[design/flow/run.sh]
#!/bin/bash
# the make line also repeats each setting of config.mk as NAME=value (left out here)
make -C /OpenROAD-flow-scripts/flow DESIGN_CONFIG=/design/flow/config.mk WORK_HOME=/design/flow/orfs CLKGATE_MAP_FILE= finish
[design/flow/config.mk]
export PLATFORM = sky130hd
export DESIGN_NAME = project3_frame
export DESIGN_NICKNAME = project3_frame
export VERILOG_FILES = /design/flow/design.v
export SDC_FILE = /design/flow/constraint.sdc
export NUM_CORES = 4
export LEC_CHECK = 0
export CAP_MARGIN = 20
export CORE_MARGIN = 2
export CORE_UTILIZATION = 61
export CTS_CLUSTER_SIZE = 57
export SLEW_MARGIN = 20
[design/flow/constraint.sdc]
create_clock -name core_clock -period 4.54 [get_ports {CLOCK_50}]
set_input_delay 0.9080 -clock core_clock [delete_from_list [all_inputs] [get_ports {CLOCK_50}]]
set_output_delay 0.9080 -clock core_clock [all_outputs]
set_load 0.01 [all_outputs]
[design/flow/design.v]
module FE_STAGE(
  input clk,
  input reset,
  input [1-1:0] from_DE_to_FE,
  input [(1 + 1 + 1 + 32 + 32 )-1:0] from_AGEX_to_FE,   
  input [4-1:0] from_MEM_to_FE,   
  input [4-1:0] from_WB_to_FE, 
  output [16-2-1:0] imem_addr,
  input  [32-1:0] imem_data,
  output[(32+32+32+4)-1:0] FE_latch_out
);
  reg [(32+32+32+4)-1:0] FE_latch;   
  reg [32-1:0] PC_FE_latch;  
  wire [32-1:0] inst_FE;   
  wire [32-1:0] pcplus_FE;   
  wire stall_pipe;  
  wire [(32+32+32+4)-1:0] FE_latch_contents; 
  wire from_AGEX_is_br;
  wire from_AGEX_is_jmp;
  wire from_AGEX_br_cond;
  wire [32-1:0] from_AGEX_br_target;
  wire [32-1:0] from_AGEX_jmp_target;
  reg after_branch;  
  wire busy_stall;
  assign imem_addr = PC_FE_latch[16-1:2];
  assign inst_FE = imem_data;
  assign FE_latch_out = FE_latch;
  assign pcplus_FE = PC_FE_latch + 32'd4;
  assign FE_latch_contents = { 
                                inst_FE,
                                PC_FE_latch, 
                                pcplus_FE,
                                4'b1111  
                                };
   assign  {
                              from_AGEX_is_br,
                              from_AGEX_is_jmp,
                              from_AGEX_br_cond,
                              from_AGEX_br_target,
                              from_AGEX_jmp_target
                              } = from_AGEX_to_FE; 
   assign {
            busy_stall
            } = from_DE_to_FE;
  assign stall_pipe = after_branch;
  always @ (posedge clk or posedge reset) begin
    if(reset) begin
      PC_FE_latch <= 32'h100;
      after_branch <= 0;
      end
    else if(!stall_pipe) begin
            if (((inst_FE[31:28] == 4'b0010) || (inst_FE[31:28] == 4'b0011)) && !busy_stall)  
                after_branch <= 1;
            if (!busy_stall)
                PC_FE_latch <= pcplus_FE;  
            else
                PC_FE_latch <= PC_FE_latch;  
         end
    else if ((from_AGEX_is_br || from_AGEX_is_jmp)) begin
        if (from_AGEX_is_jmp) begin
            PC_FE_latch <= from_AGEX_jmp_target;
            after_branch <= 0; 
        end   
        else if (from_AGEX_br_cond) begin
            PC_FE_latch <= from_AGEX_br_target;
            after_branch <= 0;  
            end
        else
            PC_FE_latch <= PC_FE_latch;
            if (inst_FE[31:28] == 4'b0010)
                after_branch <= 1;
            else
                after_branch <= 0;  
        end
      else
        PC_FE_latch <= PC_FE_latch;
  end
  always @ (posedge clk or posedge reset) begin
    if(reset) 
        begin 
        FE_latch <= {(32+32+32+4){1'b0}}; 
        end 
     else    
        begin
            if (stall_pipe && !busy_stall && !(inst_FE[31:28] == 4'b0010))
                FE_latch <= {(32+32+32+4){1'b0}};  
            else if (!busy_stall)
                FE_latch <= FE_latch_contents; 
        end  
  end
endmodule
module DE_STAGE(
  input clk,
  input reset,
  input [(32+32+32+4)-1:0] from_FE_latch,
  input [(1 + 1 + 1 + 32 + 32 )-1:0] from_AGEX_to_DE,  
  input [4-1:0] from_MEM_to_DE,     
  input [(1 + 1 + 4 + 32 + 32)-1:0] from_WB_to_DE,  
  output [1-1:0] from_DE_to_FE,   
  output[(32+32+32+6+8+32+32+32 + 1 + 1 + 1 + 1 + 1+ 4 + 8 + 4)-1:0] DE_latch_out
);
  reg [(32+32+32+6+8+32+32+32 + 1 + 1 + 1 + 1 + 1+ 4 + 8 + 4)-1:0] DE_latch;
  reg [32-1:0] regs [(1 << 4)-1:0];
  reg [32-1:0] bb_table;  
  wire [32-1:0] inst_DE; 
  wire [32-1:0] inst_logic;
  wire clear_bubble_reg;
  wire [32-1:0] PC_DE;
  wire [32-1:0] pcplus_DE; 
  wire [6-1:0] op1_DE;
  wire [8-1:0] op2_DE;
  wire [16-1:0] imm_DE;
  wire [4-1:0] rd_DE;
  wire [4-1:0] rs_DE;
  wire [4-1:0] rt_DE;
  wire signed [32-1:0] regval1_DE;
  wire signed [32-1:0] regval2_DE;
  wire signed [32-1:0] sxt_imm_DE;
  wire is_br_DE;
  wire is_jmp_DE;
  wire writes_rt;
  wire rd_mem_DE;
  wire wr_mem_DE;
  wire wr_reg_DE;
  wire [4-1:0] wregno_DE;
  reg [32-1:0] prev_inst;
  reg should_bubble;
  wire busy_stall;
  reg [4-1:0] prev_write;
  reg prev_wr_reg_DE;
  wire[(32+32+32+6+8+32+32+32 + 1 + 1 + 1 + 1 + 1+ 4 + 8 + 4)-1:0] DE_latch_contents; 
  wire[4-1:0] bus_canary_DE; 
  wire from_WB_write;
  wire from_WB_readmem;
  wire [4-1:0] from_WB_regno;
  wire [32-1:0] from_WB_memval;
  wire [32-1:0] from_WB_aluval;
  wire from_AGEX_is_br;
  wire from_AGEX_is_jmp;
  wire from_AGEX_br_cond;
  wire [32-1:0] from_AGEX_br_target;
  wire [32-1:0] from_AGEX_jmp_target;
  assign op1_DE = inst_DE[31:26];   
  assign op2_DE = inst_DE[25:18];
  assign imm_DE = inst_DE[23:8];
  assign rd_DE = inst_DE[11:8];
  assign rs_DE = inst_DE[7:4];
  assign rt_DE = inst_DE[3:0];
  assign regval1_DE = regs[rs_DE];
  assign regval2_DE = regs[rt_DE];
  assign writes_rt = ((op1_DE == 6'b010010) || (inst_DE[31] == 1'b1) || (is_jmp_DE));
  assign is_br_DE = (inst_DE[31:28] == 4'b0010);
  assign is_jmp_DE = (inst_DE[31:28] == 4'b0011);
  assign rd_mem_DE = (op1_DE == 6'b010010);  
  assign wr_reg_DE = (writes_rt || (op1_DE == 6'b000000));
  assign wr_mem_DE = (op1_DE == 6'b011010);  
  assign wregno_DE = (writes_rt) ? rt_DE : rd_DE;
  assign DE_latch_out = DE_latch; 
  SXT mysxt (.IN(imm_DE), .OUT(sxt_imm_DE));
  assign {
            inst_DE,
            PC_DE, 
            pcplus_DE,
            bus_canary_DE 
            }  = from_FE_latch;   
  assign {
    from_WB_write,  
    from_WB_readmem,  
    from_WB_regno,  
    from_WB_memval,  
    from_WB_aluval   
  } = from_WB_to_DE;
  assign {
    from_AGEX_is_br,
    from_AGEX_is_jmp,
    from_AGEX_br_cond,
    from_AGEX_br_target,
    from_AGEX_jmp_target
  } = from_AGEX_to_DE;
  assign from_DE_to_FE = {busy_stall};
  wire busy_rs;
  wire busy_rt;
  assign busy_rs = bb_table[rs_DE];
  assign busy_rt = bb_table[rt_DE];
  assign busy_stall = 0;  
    assign DE_latch_contents = {
                                  inst_DE,                         
                                  PC_DE,
                                  pcplus_DE,
                                  op1_DE,
                                  op2_DE,
                                  regval1_DE,
                                  regval2_DE,
                                  sxt_imm_DE,
                                  is_br_DE,
                                  is_jmp_DE,
                                  rd_mem_DE,
                                  wr_mem_DE,
                                  wr_reg_DE,
                                  wregno_DE,
                                  rs_DE,
                                  rt_DE,
                                   bus_canary_DE 
                                  }; 
  always @ (negedge clk or posedge reset) begin
    if(reset) begin
	  	regs[0] <= {32{1'b0}};
	  	regs[1] <= {32{1'b0}};
	   	regs[2] <= {32{1'b0}};
		  regs[3] <= {32{1'b0}};
	  	regs[4] <= {32{1'b0}};
		  regs[5] <= {32{1'b0}};
		  regs[6] <= {32{1'b0}};
		  regs[7] <= {32{1'b0}};
		  regs[8] <= {32{1'b0}};
		  regs[9] <= {32{1'b0}};
		  regs[10] <= {32{1'b0}};
		  regs[11] <= {32{1'b0}};
		  regs[12] <= {32{1'b0}};
		  regs[13] <= {32{1'b0}};
		  regs[14] <= {32{1'b0}};
		  regs[15] <= {32{1'b0}}; 
		  bb_table <= 0;
     end else begin
        if (from_WB_write) begin
            regs[from_WB_regno] <= (from_WB_readmem) ? from_WB_memval : from_WB_aluval;
            bb_table[from_WB_regno] <= 0;  
        end
        if (prev_wr_reg_DE)
            bb_table[prev_write] <= 1;   
     end
  end
  always @ (posedge clk or posedge reset) begin
    if(reset) begin
      DE_latch <= {(32+32+32+6+8+32+32+32 + 1 + 1 + 1 + 1 + 1+ 4 + 8 + 4){1'b0}};
      should_bubble <= 0;
      prev_write <= 0;
      prev_wr_reg_DE <= 0;
      end
     else begin
     if (busy_stall || should_bubble)
        DE_latch <= {(32+32+32+6+8+32+32+32 + 1 + 1 + 1 + 1 + 1+ 4 + 8 + 4){1'b0}};
     else
        DE_latch <= DE_latch_contents;
      if (!busy_stall) begin
        prev_wr_reg_DE <= wr_reg_DE;
        if (wr_reg_DE)                                        
            prev_write <= wregno_DE;
        end
      else begin
        prev_wr_reg_DE <= 0;
        prev_write <= 0;
        end
      if ((!should_bubble) && (!busy_stall))       
        should_bubble <= (is_br_DE || is_jmp_DE);
      else if ((from_AGEX_is_br || from_AGEX_is_jmp))
        should_bubble <= 0;
     end
  end
endmodule
module SXT(IN, OUT);
  parameter IBITS = 16;
  parameter OBITS = 32;
  input  [IBITS-1:0] IN;
  output [OBITS-1:0] OUT;
  assign OUT = {{(OBITS-IBITS){IN[IBITS-1]}}, IN};
endmodule
module AGEX_STAGE(
  input clk,
  input reset,
  input [4 + 1 + 32-1:0] from_MEM_to_AGEX,    
  input [4 + 1 + 32-1:0] from_WB_to_AGEX,   
  input [(32+32+32+6+8+32+32+32 + 1 + 1 + 1 + 1 + 1+ 4 + 8 + 4)-1:0] from_DE_latch,
  output[(32+32+32 + 32 + 1 + 1 + 1 + 4 + 4)-1:0] AGEX_latch_out,
  output[(1 + 1 + 1 + 32 + 32 )-1:0] from_AGEX_to_FE,
  output[(1 + 1 + 1 + 32 + 32 )-1:0] from_AGEX_to_DE
);
  reg [(32+32+32 + 32 + 1 + 1 + 1 + 4 + 4)-1:0] AGEX_latch; 
  assign AGEX_latch_out = AGEX_latch;
  wire[(32+32+32 + 32 + 1 + 1 + 1 + 4 + 4)-1:0] AGEX_latch_contents; 
  wire [32-1:0]inst_AGEX; 
  wire [32-1:0]PC_AGEX;
  wire [32-1:0]pcplus_AGEX; 
  wire [6-1:0] op1_AGEX;
  wire [8-1:0] op2_AGEX;
  wire [16-1:0] imm_AGEX;
  wire signed [32-1:0] regval1_AGEX;
  wire signed [32-1:0] regval2_AGEX;
  wire signed [32-1:0] sxt_imm_AGEX;
  wire signed [32-1:0] raw1;
  wire signed [32-1:0] raw2;
  wire forward_check1EX;
  wire forward_check2EX;
  wire forward_check1MEM;
  wire forward_check2MEM;
  wire [3:0] ex_dest;
  wire ex_write;
  wire [32-1:0] alu_forward; 
  wire [3:0] memwb_dest;
  wire memwb_write;
  wire [32-1:0] wb_forward;
  wire is_br_AGEX;
  wire is_jmp_AGEX;
  wire rd_mem_AGEX;
  wire wr_mem_AGEX;
  wire wr_reg_AGEX;
  wire [4-1:0] wregno_AGEX;
  reg br_cond_AGEX;
  reg [32-1:0] aluout_AGEX; 
  wire[32-1:0] pctarget_AGEX;
  wire[32-1:0] pctarget_AGEX_JMP; 
  wire[3:0] incoming_reg1;
  wire[3:0] incoming_reg2;
  wire[4-1:0] bus_canary_AGEX; 
  always @ (op1_AGEX or regval1_AGEX or regval2_AGEX) begin
    case (op1_AGEX)
      6'b001000 : br_cond_AGEX = (regval1_AGEX == regval2_AGEX);
      6'b001001 : br_cond_AGEX = (regval1_AGEX < regval2_AGEX);
      6'b001010 : br_cond_AGEX = (regval1_AGEX <= regval2_AGEX);
      6'b001011 : br_cond_AGEX = (regval1_AGEX != regval2_AGEX);
      default : br_cond_AGEX = 1'b0;
    endcase
  end
  always @ (op1_AGEX or op2_AGEX or regval1_AGEX or regval2_AGEX or sxt_imm_AGEX) begin
    if(op1_AGEX == 6'b000000)
      case (op2_AGEX)
			8'b00001000	 : aluout_AGEX = {31'b0, regval1_AGEX == regval2_AGEX};
			8'b00001001	 : aluout_AGEX = {31'b0, regval1_AGEX < regval2_AGEX};
		    8'b00001010  : aluout_AGEX = {31'b0, regval1_AGEX <= regval2_AGEX};
		    8'b00001011  : aluout_AGEX = {31'b0, regval1_AGEX != regval2_AGEX};
		    8'b00100000  : aluout_AGEX = (regval1_AGEX + regval2_AGEX);
		    8'b00100100  : aluout_AGEX = (regval1_AGEX & regval2_AGEX);
		    8'b00100101  : aluout_AGEX = (regval1_AGEX | regval2_AGEX);
		    8'b00100110  : aluout_AGEX = (regval1_AGEX ^ regval2_AGEX);
		    8'b00101000  : aluout_AGEX = (regval1_AGEX - regval2_AGEX);
		    8'b00101100  : aluout_AGEX = (~(regval1_AGEX & regval2_AGEX));
		    8'b00101101  : aluout_AGEX = (~(regval1_AGEX | regval2_AGEX));
		    8'b00101110  : aluout_AGEX = (~(regval1_AGEX ^ regval2_AGEX));
		    8'b00110000  : aluout_AGEX = (regval1_AGEX >> regval2_AGEX);
		    8'b00110001  : aluout_AGEX = (regval1_AGEX << regval2_AGEX);
			default	 : aluout_AGEX = {32{1'b0}};
		endcase
	 else if(op1_AGEX == 6'b010010 || op1_AGEX == 6'b011010 || op1_AGEX == 6'b100000)
		aluout_AGEX = regval1_AGEX + sxt_imm_AGEX;
	 else if(op1_AGEX == 6'b100100)
		aluout_AGEX = regval1_AGEX & sxt_imm_AGEX;
	 else if(op1_AGEX == 6'b100101)
		aluout_AGEX = regval1_AGEX | sxt_imm_AGEX;
	 else if(op1_AGEX == 6'b100110)
		aluout_AGEX = regval1_AGEX ^ sxt_imm_AGEX;
     else if(op1_AGEX == 6'b001100)
        aluout_AGEX = PC_AGEX + 4;  
	 else
		aluout_AGEX = {32{1'b0}};
	 end
    assign pctarget_AGEX = PC_AGEX + 4 + 4 * sxt_imm_AGEX;
    assign pctarget_AGEX_JMP = regval1_AGEX + 4 * sxt_imm_AGEX;
    assign {
      ex_dest,
      ex_write,
      alu_forward
    } = from_MEM_to_AGEX;
    assign {
      memwb_dest,
      memwb_write,
      wb_forward
    } = from_WB_to_AGEX;
    wire[4-1:0] in_destex;
    wire[4-1:0] raw_destex;
    assign in_destex = raw_destex;
    wire forward_checkDESTEX;
    assign forward_check1EX = ((incoming_reg1 == ex_dest) & ex_write);
    assign forward_check2EX = ((incoming_reg2 == ex_dest) & ex_write);
    assign forward_checkDESTEX = (((in_destex == ex_dest) & ex_write) & (op1_AGEX == 6'b010010 || op1_AGEX == 6'b011010 || op1_AGEX == 6'b100000));
    assign forward_check1MEM = (memwb_write & (memwb_dest == incoming_reg1) & (~(ex_dest == incoming_reg1) || (ex_write == 0)));
    assign forward_check2MEM = (memwb_write & (memwb_dest == incoming_reg2) & (~(ex_dest == incoming_reg2) || (ex_write == 0)));
    assign forward_checkDESTMEM = ((memwb_write & (memwb_dest == in_destex) & (~(ex_dest == in_destex) || (ex_write == 0))) & (op1_AGEX == 6'b010010 || op1_AGEX == 6'b011010 || op1_AGEX == 6'b100000));
    assign regval1_AGEX = forward_check1EX ? alu_forward : (forward_check1MEM ? wb_forward : raw1);
    assign regval2_AGEX = forward_check2EX ? alu_forward : (forward_check2MEM ? wb_forward : raw2);
    assign wregno_AGEX = in_destex;
    assign  {
                                  inst_AGEX,
                                  PC_AGEX,
                                  pcplus_AGEX,
                                  op1_AGEX,
                                  op2_AGEX,
                                  raw1,
                                  raw2,
                                  sxt_imm_AGEX,                                
                                  is_br_AGEX,
                                  is_jmp_AGEX,
                                  rd_mem_AGEX,
                                  wr_mem_AGEX,
                                  wr_reg_AGEX,
                                  raw_destex,
                                  incoming_reg1,
                                  incoming_reg2,
                                  bus_canary_AGEX
                                  } = from_DE_latch; 
  assign AGEX_latch_contents = {
                                inst_AGEX,
                                PC_AGEX,
                                aluout_AGEX,
                                regval2_AGEX,
                                rd_mem_AGEX,
                                wr_mem_AGEX,
                                wr_reg_AGEX,
                                wregno_AGEX,
                                bus_canary_AGEX     
                                 }; 
  assign from_AGEX_to_FE = {
                                is_br_AGEX,  
                                is_jmp_AGEX,  
                                br_cond_AGEX,  
                                pctarget_AGEX,  
                                pctarget_AGEX_JMP  
                                 }; 
  assign from_AGEX_to_DE = {
                                is_br_AGEX,  
                                is_jmp_AGEX,  
                                br_cond_AGEX,  
                                pctarget_AGEX,  
                                pctarget_AGEX_JMP  
                                 };
  always @ (posedge clk or posedge reset) begin
    if(reset) begin
      AGEX_latch <= {(32+32+32 + 32 + 1 + 1 + 1 + 4 + 4){1'b0}};
        end 
    else 
        begin
            AGEX_latch <= AGEX_latch_contents ;
        end 
  end
endmodule
module MEM_STAGE(
  input clk,
  input reset,
  input  [3:0] KEY,
  output [16-2-1:0] dmem_addr,
  output [32-1:0] dmem_wdata,
  output dmem_we,
  output dmem_re,
  input  [32-1:0] dmem_rdata,
  input [4-1:0] from_WB_to_MEM,  
  input [(32+32+32 + 32 + 1 + 1 + 1 + 4 + 4)-1:0] from_AGEX_latch, 
  output[(32+32+32 +32 + 32 + 1 + 1 + 4 + 1 + 32 + 32 + 4)-1:0] MEM_latch_out,
  output[4-1:0] from_MEM_to_FE,
  output[4-1:0] from_MEM_to_DE,
  output[4 + 1 + 32-1:0] from_MEM_to_AGEX
);
  reg [(32+32+32 +32 + 32 + 1 + 1 + 4 + 1 + 32 + 32 + 4)-1:0] MEM_latch; 
  wire[(32+32+32 +32 + 32 + 1 + 1 + 4 + 1 + 32 + 32 + 4)-1:0] MEM_latch_contents; 
  wire [32-1:0] rd_val_MEM; 
  wire [32-1:0] memaddr_MEM; 
  wire [32-1:0] inst_MEM; 
  wire [32-1:0] PC_MEM;
  wire [32-1:0] aluout_MEM; 
  wire [32-1:0] regval2_MEM;
  wire rd_mem_MEM;
  wire wr_mem_MEM;
  wire wr_reg_MEM;
  wire [4-1:0] wregno_MEM;
  wire [32-1:0 ] regval_MEM;  
   wire [4-1:0] bus_canary_MEM;
  assign rd_val_MEM = (memaddr_MEM == 32'hFFFFF080) ? {{(32-4){1'b0}}, ~KEY} :
  								dmem_rdata;
  assign dmem_addr = memaddr_MEM[16-1:2];
  assign dmem_wdata = regval2_MEM;
  assign dmem_we = wr_mem_MEM;
  assign dmem_re = rd_mem_MEM;
   assign MEM_latch_out = MEM_latch; 
   assign memaddr_MEM = aluout_MEM;
   assign regval_MEM = 0;
   assign {
                                inst_MEM,
                                PC_MEM,
                                aluout_MEM,
                                regval2_MEM,
                                rd_mem_MEM,
                                wr_mem_MEM,
                                wr_reg_MEM,
                                wregno_MEM,
                                 bus_canary_MEM
                                 } = from_AGEX_latch;  
   assign MEM_latch_contents = {
                                inst_MEM,
                                PC_MEM,
                                memaddr_MEM,
                                regval_MEM,
                                regval2_MEM, 
                                wr_mem_MEM,
                                wr_reg_MEM,
                                wregno_MEM,
                                rd_mem_MEM,  
                                rd_val_MEM,  
                                aluout_MEM,  
                              bus_canary_MEM                   
   };
   assign from_MEM_to_AGEX = {
                                wregno_MEM,
                                wr_reg_MEM,
                                aluout_MEM
   };
  always @ (posedge clk or posedge reset) begin
    if(reset) begin
        MEM_latch <= {(32+32+32 +32 + 32 + 1 + 1 + 4 + 1 + 32 + 32 + 4){1'b0}}; 
    end
    else 
     begin 
        MEM_latch <= MEM_latch_contents;
     end 
  end
endmodule
module WB_STAGE(
  input clk,
  input reset,  
  input [(32+32+32 +32 + 32 + 1 + 1 + 4 + 1 + 32 + 32 + 4)-1:0] from_MEM_latch,
  output[4-1:0] from_WB_to_FE,
  output[(1 + 1 + 4 + 32 + 32)-1:0] from_WB_to_DE,  
  output[4 + 1 + 32-1:0] from_WB_to_AGEX,
  output[4-1:0] from_WB_to_MEM,
  output [6:0] HEX0,
  output [6:0] HEX1, 
  output [9:0] LEDR 
);
  wire [32-1:0]inst_WB; 
  wire [32-1:0]PC_WB;
  wire [32-1:0] memaddr_WB; 
  wire [32-1:0] regval_WB; 
  wire [32-1:0] regval2_WB;
  wire wr_mem_WB;
  wire wr_reg_WB;
  wire [4-1:0] wregno_WB;
  wire [4-1:0] bus_canary_WB;
  reg [23:0] HEX_out; 
  reg [9:0] LEDR_out; 
  wire rd_mem_WB;
  wire [32-1:0] rd_val_WB;
  wire [32-1:0] aluout_WB;
 always @ (posedge clk or posedge reset) begin
    if(reset)
	   HEX_out <= 24'hFEDEAD;
	 else if(wr_mem_WB && (memaddr_WB == 32'hFFFFF000))
      HEX_out <= regval2_WB[24-1:0];
  end
  assign HEX0 = HEX_out[3:0];  
  assign HEX1 = HEX_out[7:4];
   assign {
                                inst_WB,                        
                                PC_WB,
                                memaddr_WB,
                                regval_WB,
                                regval2_WB,
                                wr_mem_WB,
                                wr_reg_WB,
                                wregno_WB,
                                rd_mem_WB,
                                rd_val_WB, 
                                aluout_WB, 
                                 bus_canary_WB 
                                 } = from_MEM_latch; 
   assign from_WB_to_DE = {
                                wr_reg_WB,  
                                rd_mem_WB,  
                                wregno_WB,  
                                rd_val_WB,  
                                aluout_WB   
   };
   assign from_WB_to_AGEX = {
                                wregno_WB,
                                wr_reg_WB,
                                aluout_WB
   };
   always @ (posedge clk or posedge reset) begin
    if(reset)
	   LEDR_out <= 0;
	 else if(wr_mem_WB && (memaddr_WB == 32'hFFFFF020))
      LEDR_out <= regval2_WB[10-1:0];
  end
  assign LEDR = LEDR_out;
endmodule 
module project3_frame(
  input        CLOCK_50,
  input        RESET_N,
  input  [3:0] KEY,
  output [6:0] HEX0,
  output [6:0] HEX1,
  output [9:0] LEDR,
  output [16-2-1:0] imem_addr,
  input  [32-1:0] imem_data,
  output [16-2-1:0] dmem_addr,
  output [32-1:0] dmem_wdata,
  output dmem_we,
  output dmem_re,
  input  [32-1:0] dmem_rdata
);
 wire clk;
 wire reset; 
  assign clk = CLOCK_50;
  assign reset = !RESET_N;
  wire [(32+32+32+4)-1:0] FE_latch_out; 
  wire [(32+32+32+6+8+32+32+32 + 1 + 1 + 1 + 1 + 1+ 4 + 8 + 4)-1:0] DE_latch_out; 
  wire [(32+32+32 + 32 + 1 + 1 + 1 + 4 + 4)-1:0] AGEX_latch_out; 
  wire [(32+32+32 +32 + 32 + 1 + 1 + 4 + 1 + 32 + 32 + 4)-1:0] MEM_latch_out;
  wire [1-1:0] from_DE_to_FE;
  wire [(1 + 1 + 1 + 32 + 32 )-1:0] from_AGEX_to_FE;
  wire [4-1:0] from_MEM_to_FE;
  wire [4-1:0] from_WB_to_FE;
  wire [(1 + 1 + 1 + 32 + 32 )-1:0] from_AGEX_to_DE;
  wire [4-1:0] from_MEM_to_DE;
  wire [(1 + 1 + 4 + 32 + 32)-1:0] from_WB_to_DE;
  wire [4 + 1 + 32-1:0] from_MEM_to_AGEX;
  wire [4 + 1 + 32-1:0] from_WB_to_AGEX;
  wire [4-1:0] from_WB_to_MEM;
FE_STAGE my_FE_stage(
    .clk(clk), 
    .reset(reset), 
    .from_DE_to_FE(from_DE_to_FE),
    .from_AGEX_to_FE(from_AGEX_to_FE),
    .from_MEM_to_FE(from_MEM_to_FE),
    .from_WB_to_FE(from_WB_to_FE),
    .imem_addr(imem_addr),
    .imem_data(imem_data),
    .FE_latch_out(FE_latch_out)); 
DE_STAGE my_DE_stage(
  .clk(clk),
  .reset(reset),
  .from_FE_latch(FE_latch_out),
  .from_AGEX_to_DE(from_AGEX_to_DE),  
  .from_MEM_to_DE(from_MEM_to_DE),     
  .from_WB_to_DE(from_WB_to_DE), 
  .from_DE_to_FE(from_DE_to_FE),   
  .DE_latch_out(DE_latch_out)
);
AGEX_STAGE my_AGEX_stage(
  .clk(clk),
  .reset(reset),
  .from_MEM_to_AGEX(from_MEM_to_AGEX),    
  .from_WB_to_AGEX(from_WB_to_AGEX),   
  .from_DE_latch(DE_latch_out),
  .AGEX_latch_out(AGEX_latch_out),
  .from_AGEX_to_FE(from_AGEX_to_FE),
  .from_AGEX_to_DE(from_AGEX_to_DE)
);
MEM_STAGE my_MEM_stage(
  .clk(clk),
  .reset(reset),
  .KEY(KEY),
  .dmem_addr(dmem_addr),
  .dmem_wdata(dmem_wdata),
  .dmem_we(dmem_we),
  .dmem_re(dmem_re),
  .dmem_rdata(dmem_rdata),
  .from_WB_to_MEM(from_WB_to_MEM),  
  .from_AGEX_latch(AGEX_latch_out), 
  .MEM_latch_out(MEM_latch_out),
  .from_MEM_to_FE(from_MEM_to_FE),
  .from_MEM_to_DE(from_MEM_to_DE),
  .from_MEM_to_AGEX(from_MEM_to_AGEX)
);     
WB_STAGE my_WB_stage(
  .clk(clk),
  .reset(reset),  
  .from_MEM_latch(MEM_latch_out),
  .from_WB_to_FE(from_WB_to_FE),
  .from_WB_to_DE(from_WB_to_DE),  
  .from_WB_to_AGEX(from_WB_to_AGEX),
  .from_WB_to_MEM(from_WB_to_MEM),
  .HEX0(HEX0),
  .HEX1(HEX1), 
  .LEDR(LEDR) 
);
endmodule
==> results.txt, run 1 <==
Synthesis and place-and-route results.

- The reported leakage power is 0.0309 uW.
- The synthesized instance count is 6,277.
- The DRC violation count after routing is 0.
- The worst path setup slack after routing is -0.350 ns.
- Post-synthesis, Yosys gives the total cell area as 0.0551 mm^2.
- The count of warnings emitted by yosys is 7.
- The number of cells traversed by the worst hold path is 0.
- The most popular library cell in the synthesized design by count is sky130_fd_sc_hd__nor2_1.
- The count of max-cap constraint violations is 0.
- The clock edge transition at the registers on the reported setup and hold paths is 0.06 ns.
- The number of distinct library cells after synthesis is 88.
- On the critical path the data arrives at 5.43 ns.
- The transition time recorded at the tightest slew-check pin is 1.14 ns.
- The dominant register cell in the synthesized netlist is sky130_fd_sc_hd__dfrtn_1.
- The setup-violating endpoint count in the final report is 53.
- The share of the Yosys chip area taken by registers is 0.417.
- The main area contributors are sky130_fd_sc_hd__dfrtn_1, sky130_fd_sc_hd__dfrtp_1, sky130_fd_sc_hd__a21oi_1.
- The category of cells accounting for the largest share of critical-path delay is AND-OR/OR-AND gates.
- The cell-mix breakdown from Yosys lists the simple-gate area share as 0.166.
- The run finished, with violations left.
- The number of slew-limit violations in the final report is 0.
- Max fanout on the critical path was recorded as 32.
- The clock network fraction of design power is 0.143.
- The wire length of the first global-routing pass is 360,000 um.
- The total power of the final layout is 59,300 uW.
- The number of cells on the worst reg-to-reg path is 19.
- For the worst reg-to-reg path, the startpoint reported by OpenROAD is my_DE_stage.DE_latch[10].
- The portion of netlist area occupied by mux cells is 0.0502.
- The worst hold slack is 0.371 ns.
- Using the TritonRoute via totals, the vias-per-cell ratio works out to 7.27.
- The chip area is 0.0927 mm^2.
- The number of synthesized register bits is 917.
- The number of filler cells placed in the layout is 5,943.
- The endpoint of the worst setup timing path is my_AGEX_stage.AGEX_latch[60].
- For this design, the CTS-stage hold fixing added 0 buffers.
- The initial cell density of the core is 0.614.
- Of all cell types, the one taking the most synthesized area is sky130_fd_sc_hd__dfrtn_1.
- The via count of the first global-routing pass was 55.7k.
- The clock skew after layout is 0.0840 ns.
- The synthesized netlist was found by Yosys to have 6,277 cells.
- The average instance in the mapped netlist occupies 8.77 um^2.
- The cell area that synthesis handed to floorplanning was 0.0551 mm^2.
- According to the finish report, the design has a final net count of 7,075.
- Per the CTS log, the buffer count on the longest clock path is 3.
- The final global-route overflow total is 0.
- The capture point of the worst register-to-register path is recorded as my_AGEX_stage.AGEX_latch[60].
- The last weighted congestion value of the routability-driven placer is 1.11.
- The worst slew margin relative to its limit is 0.236.
- The floorplan report gives the top-level pin count as 156.
- The layout overhead on the synthesized area is 25.4%.
- According to the floorplan report, the placeable core area is 0.0897 mm^2.
- Setup repair after global routing could not meet its margin everywhere.
- Walking the critical path from launch to capture passes 19 cell instances.
- The number of search-and-repair iterations in the first detailed-routing pass is 12.
- The H-tree depth is 3.
- The starting DRC count in detailed routing is 9,817.
- The clock distribution power is 8510 uW.
- The sequential fraction of design power is 0.221.
- The number of routed nets with antenna violations is 0.
- The share of synthesized cell area in and-or and or-and compound cells is 0.230.
- In the global route stage, overall resource usage came out at 0.519.
- The wire length after detailed routing is 257,000 um.
- The cell chosen for the clock root is sky130_fd_sc_hd__clkbuf_16.
- The number of synthesized flops with an enable pin is 0.
- In the hold report, the worst path ends at my_MEM_stage.MEM_latch[77].
- Once placement completed, the tool counted placed cells totaling 7,791.
- The critical path data required time is 5.08 ns.
- The routed design could run at a clock period as short as 4.89 ns.
- The share of total power consumed by net switching is 0.485.
- The xor/xnor share of the synthesized area is 0.0355.
- The report lists the violated layout checks as setup timing.
- The kind of capture point of the worst setup path is a flop.
- Prior to clock tree synthesis, the placed netlist has a worst setup slack of -0.708 ns.
- Setup slack on the worst reg-to-reg path comes out at -0.35 ns.
- From left edge to right edge, the die measures 304 um.
- The largest vdd supply drop is 0.822 mV.
- The placed wire-length estimate is 164,000 um.
- The share of total power dissipated in combinational logic is 0.635.
- The final tally of hold violations is 0.
- The insertion delay to the later sink of the worst-skew pair is 0.72 ns.
- The startpoint class of the critical path is a flop.
- The chip height is 304 um.
- The power density over the cells is 859 mW/mm^2.
- The count of tool warnings is 127.
- Summed over all combinational cells, the power is 37,700 uW.
- The origin of the worst min-delay path is my_AGEX_stage.AGEX_latch[13].
- The timing report shows that the slowest cell on the worst path is sky130_fd_sc_hd__nor3_1.
- The largest stage delay on the critical path is 0.66 ns.
- The share of Yosys cell area claimed by the top area cell type is 0.233.
- According to the floorplan log, the row count is 110.
- The cell-mix breakdown from Yosys lists the adder-cell area share as 0.0486.
- The number of buffers created by CTS is 93.
- The average routed wire per standard cell is 31.8 um.
- The post-layout utilization of the core is 0.770.
- Summing over every cut layer, the via total after detailed routing is 58.6k.
- The sum of buffers and inverters on the critical path is 4.
- The cell sequence reported for the critical path is xnor2_2 > nand3_2 > buf_6 > nor3_1 > a31oi_4 > buf_8 > ha_1 > nor3_4 > o211ai_1 > a211oi_2 > buf_4 > o21a_1 > o21ai_1 > buf_4 > a21o_1 > a221o_1 > xnor2_2 > a221oi_4 > o21ai_2.
- The post-layout instance count excluding filler cells is 8,058.
- Port buffering added 149 buffers.
- Looking at the group totals, the largest power group turns out to be combinational cells.
- For reference, the top cells by count after synthesis are sky130_fd_sc_hd__nor2_1, sky130_fd_sc_hd__a21oi_1, sky130_fd_sc_hd__dfrtn_1.
- The net switching power is 28,800 uW.
- The pin count of the biggest net entering global routing is 90.
- The internal power contribution is 30,500 uW.
- The number of antenna violations at the first check in global routing came to 17.
- The critical path is of the flop to flop type.
- The most critical min-delay path falls under flop to flop.
- For this run, the top clock speed supported by timing is 0.204 GHz.
- The final timing summary puts the cycle share of the worst path at 1.08.
- In this run the worst setup path begins at my_DE_stage.DE_latch[10].
- The flow reports power dissipated in sequential cells as 13,100 uW.
- Grouping non-sequential cells by family puts the most area in AND-OR/OR-AND gates.
- After synthesis, the share of flip-flops with an asynchronous set or reset is 1.00.
- TritonCTS built the clock tree.
- The tree built by TritonCTS fans out to 917 sinks.
cell type report:
class	instances	area, um^2	area share
sequential	917	23000	0.333
clock inverter	47	648	0.00939
inverter	145	557	0.00806
timing repair buffer	959	8810	0.128
clock buffer	128	2740	0.0397
antenna	8	20.0	0.000290
tap	1176	1470	0.0213
multi-input combinational	4678	31800	0.461
repair_timing:
item                       in CTS  in global routing
buffers inserted               13                 67
setup endpoints to repair      51                 90
pin swaps                      37                 95
gates resized                 153                356
cloned                          0                 11
metal layers:
metal,up-vias,global-route usage,wire length (um)
li1,23600,-,-
met1,27600,0.627,84400
met2,5326,0.759,106000
met3,1976,0.176,37100
met4,22,0.417,28900
met5,-,0,151
through the flow:
step                area [um^2]  TNS, ns
finish                    69100    -6.38
global route              69000   -10.79
CTS                       66500   -0.673
detailed placement        62300   -16.10
global placement          62300   -11.79
floorplan                 55200  -0.0160
==> inputs of run 2 (changes only) <==
- CORE_UTILIZATION: 61 -> 70
- CTS_CLUSTER_DIAMETER: not set -> 133
- CTS_CLUSTER_SIZE: 57 -> not set
- SETUP_SLACK_MARGIN: not set -> 0.74
- clock period: 4.54 -> 5.42 ns (I/O delays scaled with it)
==> run 2 against run 1 <==
The flow now stops in global routing. Synthesized cell count unchanged. Die size decreased by 13%. Area after synthesis unchanged.
==> results.txt, run 2 <==
Implementation status.

- The number of synthesized register bits is 917 (unchanged).
- The sequential element share of the synthesized area is 0.417 (unchanged).
- The number of distinct library cells after synthesis is 88 (unchanged).
- The sink count of the clock tree came to 917 (unchanged).
- The chip height is 284 um (-6.6%).
- The portion of netlist area occupied by mux cells is 0.0502 (unchanged).
- The count of port buffers added during placement is 149 (unchanged).
- The chip area estimate from yosys synthesis is 0.0551 mm^2 (unchanged).
- The initial cell density of the core is 0.708 (+0.0948).
- The dominant register cell in the synthesized netlist is sky130_fd_sc_hd__dfrtn_1.
- The number of placement rows is 102 (-7.3%).
- Sorting the synthesized cells by how often they occur yields sky130_fd_sc_hd__nor2_1, sky130_fd_sc_hd__a21oi_1, sky130_fd_sc_hd__dfrtn_1.
- The synthesized instance count came to 6,277 (unchanged).
- Looking at area per cell type in the netlist, the leader is sky130_fd_sc_hd__dfrtn_1.
- The flow did not finish.
- The fraction of the mapped netlist area in simple logic gates was 0.166 (unchanged).
- The share of Yosys cell area claimed by the top area cell type is 0.233 (unchanged).
- The fraction of the mapped netlist area in adder cells is 0.0486 (unchanged).
- The chip area was 0.0809 mm^2 (-13%).
- The count of warnings emitted by yosys is 7 (unchanged).
- By instance count, the leading cell after synthesis is sky130_fd_sc_hd__nor2_1.
- The proportion of register bits with asynchronous set or reset after synthesis is 1.00 (unchanged).
- Clock tree synthesis selected as its root buffer the cell sky130_fd_sc_hd__clkbuf_16.
- The combined area of all synthesized cells is 0.0551 mm^2 (unchanged).
- The yosys cell count is 6,277 (unchanged).
- The horizontal die dimension is 284 um (-6.6%).
- The top logic cell family in the synthesized netlist is AND-OR/OR-AND gates.
- Per the run summary, the flow got no further than global routing.
- The number of top-level pins is 156 (unchanged).
- The number of synthesized flops with an enable pin is 0 (unchanged).
- The buffer levels on the longest clock path is 3 (unchanged).
- The xor/xnor share of the synthesized area was 0.0355 (unchanged).
- The H-tree depth came to 3 (unchanged).
- The last weighted congestion value of the routability-driven placer was 1.17 (+5.6%).
- The number of buffers created by CTS is 94 (+1.1%).
- The post-cts hold-fix buffer tally is 0 (unchanged).
- In the post-synthesis netlist, the biggest area contributors are sky130_fd_sc_hd__dfrtn_1, sky130_fd_sc_hd__dfrtp_1, sky130_fd_sc_hd__a21oi_1.
- The placed wire-length estimate is 152,000 um (-7.0%).
- The mean instance size in the synthesized netlist was 8.77 um^2 (unchanged).
- The share of synthesized cell area in and-or and or-and compound cells is 0.230 (unchanged).
- The area of the placeable core is 0.0777 mm^2 (-13%).
## run 2: repair_timing
item | in CTS
pin swaps | 66
endpoints found under the setup margin | 393
gates resized | 234
setup buffers | 64
gates cloned | 13
## run 2: through the flow
step / worst slack (ns) / std cells / total power [uW] / hold WS [ns] / area (um^2)
2_1_floorplan: 0.724 / 6282 / 24600 / 0.331 / 55200
3_3_place_gp: 0.214 / 7218 / 32900 / 0.334 / 58600
3_5_place_dp: 0.113 / 7218 / 33300 / 0.343 / 58600
4_1_cts: 0.658 / 7473 / 42100 / 0.304 / 63600
==> inputs of run 3 (changes only) <==
- ABC_AREA: not set -> 0
- CAP_MARGIN: 20 -> 15
- CORE_UTILIZATION: 70 -> 71
- CTS_CLUSTER_DIAMETER: 133 -> 342
- CTS_CLUSTER_SIZE: not set -> 37
- GPL_TIMING_DRIVEN: not set -> 1
- MIN_ROUTING_LAYER: not set -> met1
- PLACE_DENSITY: not set -> 0.65
- SETUP_SLACK_MARGIN: 0.74 -> 1.45
- clock period: 5.42 -> 5.37 ns (I/O delays scaled with it)
==> run 3 against run 2 <==
The flow again stops in global routing. Synthesized cell count unchanged. Die size shrank 1.4%. Area after synthesis unchanged.
==> results.txt, run 3 <==
Implementation status.

- The share of synthesized cell area in and-or and or-and compound cells is 0.230 (unchanged).
- The synthesized instance count is 6,277 (unchanged).
- The number of synthesized register bits is 917 (unchanged).
- The dominant register cell in the synthesized netlist is sky130_fd_sc_hd__dfrtn_1.
- The proportion of register bits with asynchronous set or reset after synthesis is 1.00 (unchanged).
- The chip height is 282 um (-0.70%).
- The fraction of the mapped netlist area in adder cells is 0.0486 (unchanged).
- The stage where the run ended is global routing.
- The post-cts hold-fix buffer tally is 0 (unchanged).
- Recorded from the global router log, the overflow total was 1,901.
- The chip area came to 0.0798 mm^2 (-1.4%).
- The number of synthesized flops with an enable pin was 0 (unchanged).
- The placed wire-length estimate was 152,000 um (-0.51%).
- The number of distinct library cells after synthesis came to 88 (unchanged).
- The number of placement rows is 102 (unchanged).
- The chip area estimate from yosys synthesis is 0.0551 mm^2 (unchanged).
- By area the synthesized netlist is led by sky130_fd_sc_hd__dfrtn_1, sky130_fd_sc_hd__dfrtp_1, sky130_fd_sc_hd__a21oi_1.
- The flow did not finish.
- The commonest cells after synthesis are sky130_fd_sc_hd__nor2_1, sky130_fd_sc_hd__a21oi_1, sky130_fd_sc_hd__dfrtn_1.
- The mean instance size in the synthesized netlist is 8.77 um^2 (unchanged).
- By area, the combinational part of the netlist is dominated by AND-OR/OR-AND gates.
- The xor/xnor share of the synthesized area was 0.0355 (unchanged).
- The share of Yosys cell area claimed by the top area cell type is 0.233 (unchanged).
- The area of the placeable core is 0.0771 mm^2 (-0.82%).
- The buffer levels on the longest clock path is 3 (unchanged).
- The sequential element share of the synthesized area came to 0.417 (unchanged).
- The count of warnings emitted by yosys is 7 (unchanged).
- The H-tree depth was 1 (-2).
- The first error in the log reads "[ERROR GRT-0116] Global routing finished with congestion. Check the congestion regions in the DRC Viewer".
- The yosys cell count came to 6,277 (unchanged).
- The library cell occupying the most area in the post-synthesis netlist is sky130_fd_sc_hd__dfrtn_1.
- The horizontal die dimension was 282 um (-0.70%).
- The most popular library cell in the synthesized design by count is sky130_fd_sc_hd__nor2_1.
- The last weighted congestion value of the routability-driven placer is 1.14 (-2.2%).
- The number of buffers created by CTS is 28 (-70%).
- The count of port buffers added during placement is 149 (unchanged).
- The portion of netlist area occupied by mux cells is 0.0502 (unchanged).
- The number of top-level pins is 156 (unchanged).
- The sink count of the clock tree is 917 (unchanged).
- Summed over all routing layers, the global router reports a total usage of 0.935.
- The fraction of the mapped netlist area in simple logic gates was 0.166 (unchanged).
- The cell chosen for the clock root is sky130_fd_sc_hd__clkbuf_16.
- The initial cell density of the core is 0.714 (+0.00586).
- The combined area of all synthesized cells came to 0.0551 mm^2 (unchanged).
[run 3: repair_timing]
action,in CTS
setup endpoints to repair,619
endpoints found under the hold margin,0
pin swaps,351
setup buffers,297
resized,941
cloned,81
[run 3: layer usage]
layer,global-route usage,overflow
met5,0.752,44
met4,0.947,509
met3,0.874,216
met2,1.02,922
met1,0.914,210
[run 3: through the flow]
step / instance area (um^2) / hold WS, ns / worst slack (ns) / instances
after CTS: 68500 / 0.349 / 0.655 / 7590
after global placement: 59200 / 0.332 / -0.125 / 7165
after floorplan: 57000 / 0.331 / 0.774 / 6282
after detailed placement: 59200 / 0.336 / 0.0598 / 7165
==> inputs of run 4 (changes only) <==
- ABC_AREA: 0 -> not set
- CAP_MARGIN: 15 -> 20
- CORE_UTILIZATION: 71 -> 66
- CTS_CLUSTER_DIAMETER: 342 -> 138
- CTS_CLUSTER_SIZE: 37 -> not set
- GPL_TIMING_DRIVEN: 1 -> not set
- MIN_ROUTING_LAYER: met1 -> not set
- PLACE_DENSITY: 0.65 -> not set
- SETUP_SLACK_MARGIN: 1.45 -> 0.73
- clock period: 5.37 -> 5.38 ns (I/O delays scaled with it)
==> run 4 against run 3 <==
The flow again stops in global routing. Synthesized cell count unchanged. Area after synthesis stayed put. Die size grew 7.5%.
==> results.txt, run 4 <==
Implementation status.

- The H-tree depth is 3 (+2).
- The area of the placeable core came to 0.0824 mm^2 (+6.9%).
- The main area contributors are sky130_fd_sc_hd__dfrtn_1, sky130_fd_sc_hd__dfrtp_1, sky130_fd_sc_hd__a21oi_1.
- The number of buffers created by CTS was 93 (+230%).
- The mean instance size in the synthesized netlist was 8.77 um^2 (unchanged).
- Yosys instantiated no cell more often than sky130_fd_sc_hd__nor2_1.
- Among all flip-flop cells after synthesis, the most frequent one is sky130_fd_sc_hd__dfrtn_1.
- The number of distinct library cells after synthesis is 88 (unchanged).
- The buffer levels on the longest clock path was 3 (unchanged).
- The proportion of register bits with asynchronous set or reset after synthesis came to 1.00 (unchanged).
- The top logic cell family in the synthesized netlist is AND-OR/OR-AND gates.
- The fraction of the mapped netlist area in adder cells is 0.0486 (unchanged).
- The count of port buffers added during placement came to 149 (unchanged).
- The number of synthesized flops with an enable pin was 0 (unchanged).
- The number of placement rows was 105 (+2.9%).
- Ranked by instance count, the synthesized netlist is headed by sky130_fd_sc_hd__nor2_1, sky130_fd_sc_hd__a21oi_1, sky130_fd_sc_hd__dfrtn_1.
- The number of synthesized register bits is 917 (unchanged).
- It got as far as global routing and failed there.
- The initial cell density of the core came to 0.668 (-0.0459).
- The portion of netlist area occupied by mux cells is 0.0502 (unchanged).
- The last weighted congestion value of the routability-driven placer came to 1.11 (-3.1%).
- The yosys cell count is 6,277 (unchanged).
- The placed wire-length estimate is 156,000 um (+2.8%).
- The cell chosen for the clock root is sky130_fd_sc_hd__clkbuf_16.
- The chip height is 293 um (+3.7%).
- The flow did not finish.
- The sink count of the clock tree is 917 (unchanged).
- The chip area is 0.0858 mm^2 (+7.5%).
- The horizontal die dimension came to 293 um (+3.7%).
- The combined area of all synthesized cells was 0.0551 mm^2 (unchanged).
- The chip area estimate from yosys synthesis is 0.0551 mm^2 (unchanged).
- The number of top-level pins came to 156 (unchanged).
- The placed standard-cell area is 0.0588 mm^2 (-0.71%).
- The synthesized instance count is 6,277 (unchanged).
- The share of synthesized cell area in and-or and or-and compound cells is 0.230 (unchanged).
- The xor/xnor share of the synthesized area was 0.0355 (unchanged).
- The sequential element share of the synthesized area is 0.417 (unchanged).
- The fraction of the mapped netlist area in simple logic gates came to 0.166 (unchanged).
- The share of Yosys cell area claimed by the top area cell type is 0.233 (unchanged).
- The count of warnings emitted by yosys came to 7 (unchanged).
- The placed instance count is 7,279 (+1.6%).
- Of all cell types, the one taking the most synthesized area is sky130_fd_sc_hd__dfrtn_1.
-- run 4: stage by stage --
step | setup WS [ns] | power [uW]
detailed placement | 0.0717 | 33800
global placement | 0.0946 | 33600
CTS | 0.592 | 42000
floorplan | 0.714 | 24800
-- run 4: timing repair --
action	4_1_cts
setup endpoints to repair	412
hold buffers	0
cloned	17
pin swaps	78
resized	254
setup buffers	43
==> inputs of run 5 (changes only) <==
- ABC_AREA: not set -> 1
- CAP_MARGIN: 20 -> 25
- CELL_PAD_IN_SITES_GLOBAL_PLACEMENT: not set -> 3
- CORE_ASPECT_RATIO: not set -> 0.79
- CORE_UTILIZATION: 66 -> 24
- CTS_CLUSTER_DIAMETER: 138 -> not set
- CTS_CLUSTER_SIZE: not set -> 24
- GPL_ROUTABILITY_DRIVEN: not set -> 0
- GPL_TIMING_DRIVEN: not set -> 0
- HOLD_SLACK_MARGIN: not set -> 0.01
- MAX_ROUTING_LAYER: not set -> met5
- MIN_ROUTING_LAYER: not set -> met2
- SETUP_SLACK_MARGIN: 0.73 -> -0.48
- TNS_END_PERCENT: not set -> 65
- clock period: 5.38 -> 10.1 ns (I/O delays scaled with it)
==> run 5 against run 4 <==
The run again fails in global routing. Die size increased to 2.8 times the previous value. Synthesized cell count increased by 22%. Area after synthesis increased by 3.4%.
==> results.txt, run 5 <==
Implementation status.

- The number of distinct library cells after synthesis is 71 (-19%).
- The initial cell density of the core was 0.242 (-0.426).
- The number of buffers added for setup after CTS came to 0 (-100%).
- For this run the aggregate overflow at the end of global routing stands at 3.
- By instance count, the leading cell after synthesis is sky130_fd_sc_hd__nand2_1.
- The chip height is 437 um (+49%).
- The share of Yosys cell area claimed by the top area cell type is 0.225 (-0.00763).
- The chip area estimate from yosys synthesis came to 0.0569 mm^2 (+3.4%).
- The cell sitting at the root of the clock tree is a sky130_fd_sc_hd__clkbuf_16.
- The post-cts hold-fix buffer tally is 0 (unchanged).
- The chip area is 0.241 mm^2 (+180%).
- The fraction of the mapped netlist area in simple logic gates is 0.213 (+0.0470).
- The stage where the run ended is global routing.
- The number of buffers created by CTS was 110 (+18%).
- The fraction of the mapped netlist area in adder cells came to 0.0470 (-0.00159).
- The run stopped with a tool error.
- The number of top-level pins is 156 (unchanged).
- The number of placement rows is 158 (+50%).
- The number of synthesized register bits was 917 (unchanged).
- Looking at area per cell type in the netlist, the leader is sky130_fd_sc_hd__dfrtn_1.
- The placed wire-length estimate is 287,000 um (+84%).
- The sequential element share of the synthesized area came to 0.403 (-0.0137).
- The count of port buffers added during placement is 149 (unchanged).
- The total of cells resized after clock tree synthesis was 0 (-100%).
- The share of synthesized cell area in and-or and or-and compound cells is 0.199 (-0.0312).
- The portion of netlist area occupied by mux cells is 0.0126 (-0.0376).
- The area of the placeable core is 0.235 mm^2 (+190%).
- The combined area of all synthesized cells is 0.0569 mm^2 (+3.4%).
- The proportion of register bits with asynchronous set or reset after synthesis was 1.00 (unchanged).
- The horizontal die dimension is 552 um (+88%).
- The synthesized instance count is 7,647 (+22%).
- The buffer levels on the longest clock path is 3 (unchanged).
- In the global route stage, overall resource usage came out at 0.498.
- The tool reported: "[ERROR GRT-0116] Global routing finished with congestion. Check the congestion regions in the DRC Viewer".
- For reference, the top logic cell family by area is simple AND/OR/NAND/NOR gates.
- The mean instance size in the synthesized netlist is 7.44 um^2 (-15%).
- For reference, the top cells by area after synthesis are sky130_fd_sc_hd__dfrtn_1, sky130_fd_sc_hd__dfrtp_1, sky130_fd_sc_hd__nand2_1.
- Yosys reports that the most numerous cell types are sky130_fd_sc_hd__nand2_1, sky130_fd_sc_hd__inv_1, sky130_fd_sc_hd__o21ai_0.
- The dominant register cell in the synthesized netlist is sky130_fd_sc_hd__dfrtn_1.
- The xor/xnor share of the synthesized area came to 0.0126 (-0.0229).
- The H-tree depth is 3 (unchanged).
- The sink count of the clock tree was 917 (unchanged).
- The yosys cell count is 7,647 (+22%).
- The count of warnings emitted by yosys came to 7 (unchanged).
- The number of synthesized flops with an enable pin was 0 (unchanged).
## run 5: routing by layer
| metal | GRT usage | GRT overflow |
|---|---|---|
| met5 | 0.438 | 0 |
| met4 | 0.165 | 0 |
| met3 | 0.728 | 3 |
| met2 | 0.481 | 0 |
| met1 | - | - |
## run 5: through the flow
step	instances	hold slack [ns]	area [um^2]	setup slack, ns
floorplan	7652	0.331	56900	3.21
global placement	10900	0.332	62300	-43.57
detailed placement	11000	0.335	63400	1.27
CTS	11200	0.348	67300	1.33
==> inputs of run 6 (changes only) <==
- ABC_AREA: 1 -> 0
- CAP_MARGIN: 25 -> 15
- CELL_PAD_IN_SITES_GLOBAL_PLACEMENT: 3 -> not set
- CORE_ASPECT_RATIO: 0.79 -> not set
- CORE_UTILIZATION: 24 -> 65
- CTS_CLUSTER_DIAMETER: not set -> 31
- CTS_CLUSTER_SIZE: 24 -> 83
- GPL_ROUTABILITY_DRIVEN: 0 -> not set
- GPL_TIMING_DRIVEN: 0 -> 1
- HOLD_SLACK_MARGIN: 0.01 -> 0.29
- MAX_ROUTING_LAYER: met5 -> not set
- MIN_ROUTING_LAYER: met2 -> met1
- SETUP_SLACK_MARGIN: -0.48 -> 1.07
- TNS_END_PERCENT: 65 -> 5
- clock period: 10.1 -> 4.04 ns (I/O delays scaled with it)
==> run 6 against run 5 <==
The flow again stops in global routing. Area after synthesis decreased by 3.3%. Die size decreased by 64%. Synthesized cell count decreased by 18%.
==> results.txt, run 6 <==
Implementation status.

- The run stopped with a tool error.
- The stage where the run ended is global routing.
- The first error in the log reads "[ERROR GRT-0232] Routing congestion too high. Check the congestion heatmap in the GUI".
- The sequential element share of the synthesized area is 0.417 (+0.0137).
- The chip area was 0.0871 mm^2 (-64%).
- The horizontal die dimension is 295 um (-47%).
- Summed over all routing layers, the global router reports a total usage of 0.831.
- The share of Yosys cell area claimed by the top area cell type is 0.233 (+0.00763).
- The number of top-level pins is 156 (unchanged).
- The dominant register cell in the synthesized netlist is sky130_fd_sc_hd__dfrtn_1.
- The mean instance size in the synthesized netlist is 8.77 um^2 (+18%).
- The synthesized instance count is 6,277 (-18%).
- The count of port buffers added during placement is 149 (unchanged).
- The area of the placeable core was 0.0838 mm^2 (-64%).
- The placed wire-length estimate came to 172,000 um (-40%).
- The fraction of the mapped netlist area in adder cells is 0.0486 (+0.00159).
- The placed instance count came to 7,996 (-27%).
- The portion of netlist area occupied by mux cells is 0.0502 (+0.0376).
- For reference, the top cells by count after synthesis are sky130_fd_sc_hd__nor2_1, sky130_fd_sc_hd__a21oi_1, sky130_fd_sc_hd__dfrtn_1.
- The chip area estimate from yosys synthesis is 0.0551 mm^2 (-3.3%).
- The number of synthesized register bits is 917 (unchanged).
- The count of warnings emitted by yosys is 7 (unchanged).
- The initial cell density of the core is 0.657 (+0.415).
- Routability-driven placement finished with a final weighted congestion of 1.14.
- Recorded from the global router log, the overflow total was 247.
- The number of synthesized flops with an enable pin came to 0 (unchanged).
- The proportion of register bits with asynchronous set or reset after synthesis was 1.00 (unchanged).
- Per the CTS log, the root buffer master is sky130_fd_sc_hd__clkbuf_16.
- The most popular library cell in the synthesized design by count is sky130_fd_sc_hd__nor2_1.
- The yosys cell count was 6,277 (-18%).
- The buffer levels on the longest clock path is 3 (unchanged).
- For reference, the top cells by area after synthesis are sky130_fd_sc_hd__dfrtn_1, sky130_fd_sc_hd__dfrtp_1, sky130_fd_sc_hd__a21oi_1.
- sky130_fd_sc_hd__dfrtn_1 takes more of the synthesized area than any other cell.
- The share of synthesized cell area in and-or and or-and compound cells is 0.230 (+0.0312).
- The sink count of the clock tree is 917 (unchanged).
- The number of buffers created by CTS is 159 (+45%).
- The number of distinct library cells after synthesis came to 88 (+24%).
- The top logic cell family in the synthesized netlist is AND-OR/OR-AND gates.
- The combined area of all synthesized cells is 0.0551 mm^2 (-3.3%).
- The H-tree depth is 4 (+1).
- The fraction of the mapped netlist area in simple logic gates is 0.166 (-0.0470).
- The number of placement rows was 106 (-33%).
- The chip height is 295 um (-32%).
- The xor/xnor share of the synthesized area came to 0.0355 (+0.0229).
[run 6: per-layer routing]
metal | GRT overflow | GRT usage
met1 | 4 | 0.835
met4 | 119 | 0.831
met2 | 113 | 0.953
met5 | 1 | 0.363
met3 | 10 | 0.729
[run 6: timing repair]
| item | CTS |
|---|---|
| cloned | 7 |
| buffers inserted | 64 |
| setup endpoints to repair | 640 |
| hold buffers | 4 |
| gates resized | 315 |
| endpoints found under the hold margin | 38 |
| pin swaps | 105 |
[run 6: per-stage QoR]
step | worst slack, ns | cell area [um^2] | util
after CTS | -0.456 | 72800 | 0.869
after detailed placement | -1.09 | 65100 | 0.777
after floorplan | -0.188 | 56500 | -
after global placement | -0.978 | 65100 | 0.777
==> inputs of run 7 (changes only) <==
- ABC_AREA: 0 -> not set
- CAP_MARGIN: 15 -> 5
- CORE_UTILIZATION: 65 -> 70
- CTS_CLUSTER_DIAMETER: 31 -> not set
- CTS_CLUSTER_SIZE: 83 -> 40
- GPL_TIMING_DRIVEN: 1 -> not set
- HOLD_SLACK_MARGIN: 0.29 -> not set
- MIN_ROUTING_LAYER: met1 -> not set
- PLACE_DENSITY: not set -> 0.65
- SETUP_SLACK_MARGIN: 1.07 -> not set
- TNS_END_PERCENT: 5 -> not set
- clock period: 4.04 -> 4.69 ns (I/O delays scaled with it)
==> run 7 against run 6 <==
Now fails the layout checks on setup timing. Die size shrank 7.0%. Area after synthesis stayed put. Synthesized cell count unchanged.
==> results.txt, run 7 <==
Synthesis and place-and-route results.

- The fraction of the mapped netlist area in simple logic gates is 0.166 (unchanged).
- Once layout is complete, the utilization of the core stands at 0.838.
- The critical path goes through nor2b_1 > or3_4 > buf_8 > o31ai_4 > a31oi_1 > buf_4 > ha_4 > buf_6 > and4_4 > nand4_1 > nand4b_1 > buf_4 > nor2_4 > a211oi_2 > a21oi_2 > o21ai_4 > buf_12 > nand2b_4 > buf_12 > nand2_2 > buf_6 > o31a_1.
- At the later pin of the worst-skew pair, clock insertion delay measures 0.71 ns.
- The largest stage delay on the critical path is 0.49 ns.
- The master of the slowest instance on the critical path is sky130_fd_sc_hd__or3_4.
- The synthesis run shows the most used standard cells to be sky130_fd_sc_hd__nor2_1, sky130_fd_sc_hd__a21oi_1, sky130_fd_sc_hd__dfrtn_1.
- The DRC violation count after routing is 0.
- The share of synthesized cell area in and-or and or-and compound cells is 0.230 (unchanged).
- The proportion of register bits with asynchronous set or reset after synthesis is 1.00 (unchanged).
- Counting I/O delays and the setup requirement, the final critical path takes 5.05 ns.
- The power of the sequential group is 12,700 uW.
- On the worst setup and hold paths after CTS, the clock-pin slew comes to 0.08 ns.
- The launch point of the critical path was reported as my_MEM_stage.MEM_latch[69].
- The analysis reports a worst IR drop on VDD of 0.598 mV.
- The library cell occupying the most area in the post-synthesis netlist is sky130_fd_sc_hd__dfrtn_1.
- The final global-route overflow total is 0.
- The starting DRC count in detailed routing is 12.9k.
- The total area of multi-input combinational cells is 0.0308 mm^2.
- The end of the worst register-to-register path is my_FE_stage.PC_FE_latch[31].
- The average routed wire per standard cell is 32.2 um.
- The count of tool warnings is 131.
- The number of buffers created by CTS is 92 (-42%).
- Summing all flip-flop and latch instances after layout gives 0.0230 mm^2.
- The number of synthesized flops with an enable pin is 0 (unchanged).
- The horizontal die dimension is 284 um (-3.6%).
- The count of warnings emitted by yosys is 7 (unchanged).
- The group drawing the most power is combinational cells.
- The TritonCTS clock tree is done.
- Along the critical path, the tally of buffer and inverter instances is 7.
- Among all flip-flop cells after synthesis, the most frequent one is sky130_fd_sc_hd__dfrtn_1.
- The last weighted congestion value of the routability-driven placer was 1.16 (+2.1%).
- The combined area of all synthesized cells is 0.0551 mm^2 (unchanged).
- The buffer levels on the longest clock path is 3 (unchanged).
- The number of synthesized register bits is 917 (unchanged).
- The wire length after detailed routing is 247,000 um.
- The OpenROAD report gives the critical path a data arrival time of 5.62 ns.
- The number of filler cells placed in the layout is 4,297.
- Across the run, the number of max-cap violations was 0.
- The endpoint of the worst setup timing path is my_FE_stage.PC_FE_latch[31].
- The switching portion of total power comes to 0.501.
- The placed instance count is 7,449 (-6.8%).
- The power density over the cells is 807 mW/mm^2.
- The violated checks flagged are setup timing.
- The post-cts hold-fix buffer tally is 0 (-4).
- The sink count of the clock tree is 917 (unchanged).
- Derived from the worst setup path, the maximum achievable clock frequency is 0.198 GHz.
- The number of search-and-repair iterations in the first detailed-routing pass is 14.
- The flow measured a signed area growth from synthesis to layout of 18.2%.
- The synthesis report lists the most area-consuming cells as sky130_fd_sc_hd__dfrtn_1, sky130_fd_sc_hd__dfrtp_1, sky130_fd_sc_hd__a21oi_1.
- The run finished, with violations left.
- The chip area estimate from yosys synthesis is 0.0551 mm^2 (unchanged).
- The number of routed nets with antenna violations is 0.
- The wire length of the first global-routing pass is 357,000 um.
- The combinational cell power is 32,100 uW.
- The total power of the final layout is 52,500 uW.
- Looking at the gate-level netlist, the highest instance count belongs to sky130_fd_sc_hd__nor2_1.
- The number of placement rows is 102 (-3.8%).
- Of the total power, registers draw 0.242.
- The switching component of the power was reported as 26,300 uW.
- The number of slew-limit violations in the final report is 0.
- The number of cells on the worst reg-to-reg path is 22.
- On the critical path the largest part of the delay comes from simple AND/OR/NAND/NOR gates.
- The setup-violating endpoint count in the final report is 49.
- The type of the most critical hold path is input pin to asynchronous set/reset pin.
- The required time at the worst endpoint is listed as 5.26 ns.
- The yosys cell count was 6,277 (unchanged).
- The mean instance size in the synthesized netlist is 8.77 um^2 (unchanged).
- The internal power contribution is 26,200 uW.
- The reg2reg setup slack is -0.36 ns.
- Looking at the critical path, the highest net fanout was 7.
- Setup repair after global routing could not meet its margin everywhere.
- The final tally of hold violations is 0.
- Detailed routing inserted a total of 59.7k vias.
- The count of port buffers added during placement is 149 (unchanged).
- The via count of the first global-routing pass came to 57.1k.
- For reference, the most critical setup path is categorized as flop to flop.
- The post-layout instance count excluding filler cells is 7,667.
- The part of the total power dissipated in combinational logic is 0.612.
- The number of nets in the final layout is 6,824.
- The number of top-level pins is 156 (unchanged).
- The placed wire-length estimate was 154,000 um (-11%).
- The H-tree depth is 3 (-1).
- The clock skew after layout is 0.0894 ns.
- STA classifies the critical path startpoint as a flop.
- The power report attributes to the clock group a share of 0.146.
- The pin count of the biggest net entering global routing is 140.
- Across all hold checks on the routed design, the worst slack comes to 0.139 ns.
- The fraction of the mapped netlist area in adder cells is 0.0486 (unchanged).
- For this run, the total global-route usage over all layers was measured as 0.587.
- Per the CTS log, the root buffer master is sky130_fd_sc_hd__clkbuf_16.
- The xor/xnor share of the synthesized area is 0.0355 (unchanged).
- Summed over the clock group, the power is 7640 uW.
- The launch instance of the worst register-to-register path is my_MEM_stage.MEM_latch[69].
- Adding up every negative setup slack in the final design gives -9.75 ns.
- The worst setup path is captured at a flop.
- The portion of netlist area occupied by mux cells is 0.0502 (unchanged).
- The chip height came to 284 um (-3.6%).
- The number of antenna violations at the first check in global routing came to 17.
- The chip area is 0.0809 mm^2 (-7.0%).
- The area of the placeable core came to 0.0777 mm^2 (-7.3%).
- The sequential element share of the synthesized area is 0.417 (unchanged).
- The total stage count of the critical path is 22.
- The script logs the ratio of routed vias to standard cells as 7.79.
- The worst slew margin relative to its limit is 0.0700.
- The synthesized instance count is 6,277 (unchanged).
- The number of distinct library cells after synthesis is 88 (unchanged).
- The share of the clock period used by the worst path is 1.08.
- The share of Yosys cell area claimed by the top area cell type is 0.233 (unchanged).
- The reported leakage power is 0.0290 uW.
- By area, the combinational part of the netlist is dominated by AND-OR/OR-AND gates.
- The initial cell density of the core is 0.708 (+0.0515).
- The worst path setup slack after routing is -0.357 ns.
- The pin closest to its max-slew limit shows a slew of 1.39 ns.
## run 7: area by class of cell
| type | count | area share |
|---|---|---|
| tap | 1040 | 0.0200 |
| clock inverter | 39 | 0.00742 |
| multi-input combinational | 4678 | 0.473 |
| antenna | 11 | 0.000423 |
| timing repair buffer | 709 | 0.0983 |
| clock buffer | 128 | 0.0396 |
| inverter | 145 | 0.00859 |
| sequential | 917 | 0.353 |
## run 7: timing repair
item                                    4_1_cts  5_1_grt
gates cloned                                  0        4
setup buffers                                 3       33
pin swaps                                    18       52
resized                                      44      200
endpoints found under the hold margin         0        0
endpoints found under the setup margin       48       78
## run 7: routing by layer
| layer | up-vias | global-route usage | wire length, um |
|---|---|---|---|
| met3 | 2678 | 0.277 | 40600 |
| met5 | - | 0.0232 | 351 |
| met1 | 27300 | 0.666 | 75400 |
| met2 | 6597 | 0.834 | 99400 |
| li1 | 23100 | - | - |
| met4 | 26 | 0.498 | 31300 |
## run 7: stage by stage
| stage | instance area (um^2) | worst slack, ns |
|---|---|---|
| detailed placement | 60400 | -0.279 |
| CTS | 63700 | -0.0549 |
| global route | 65100 | -0.495 |
| global placement | 60400 | -0.185 |
| floorplan | 55100 | -0.00644 |
| finish | 65100 | -0.357 |
Power figures rest on the tool's default switching activity, not on a simulated workload.
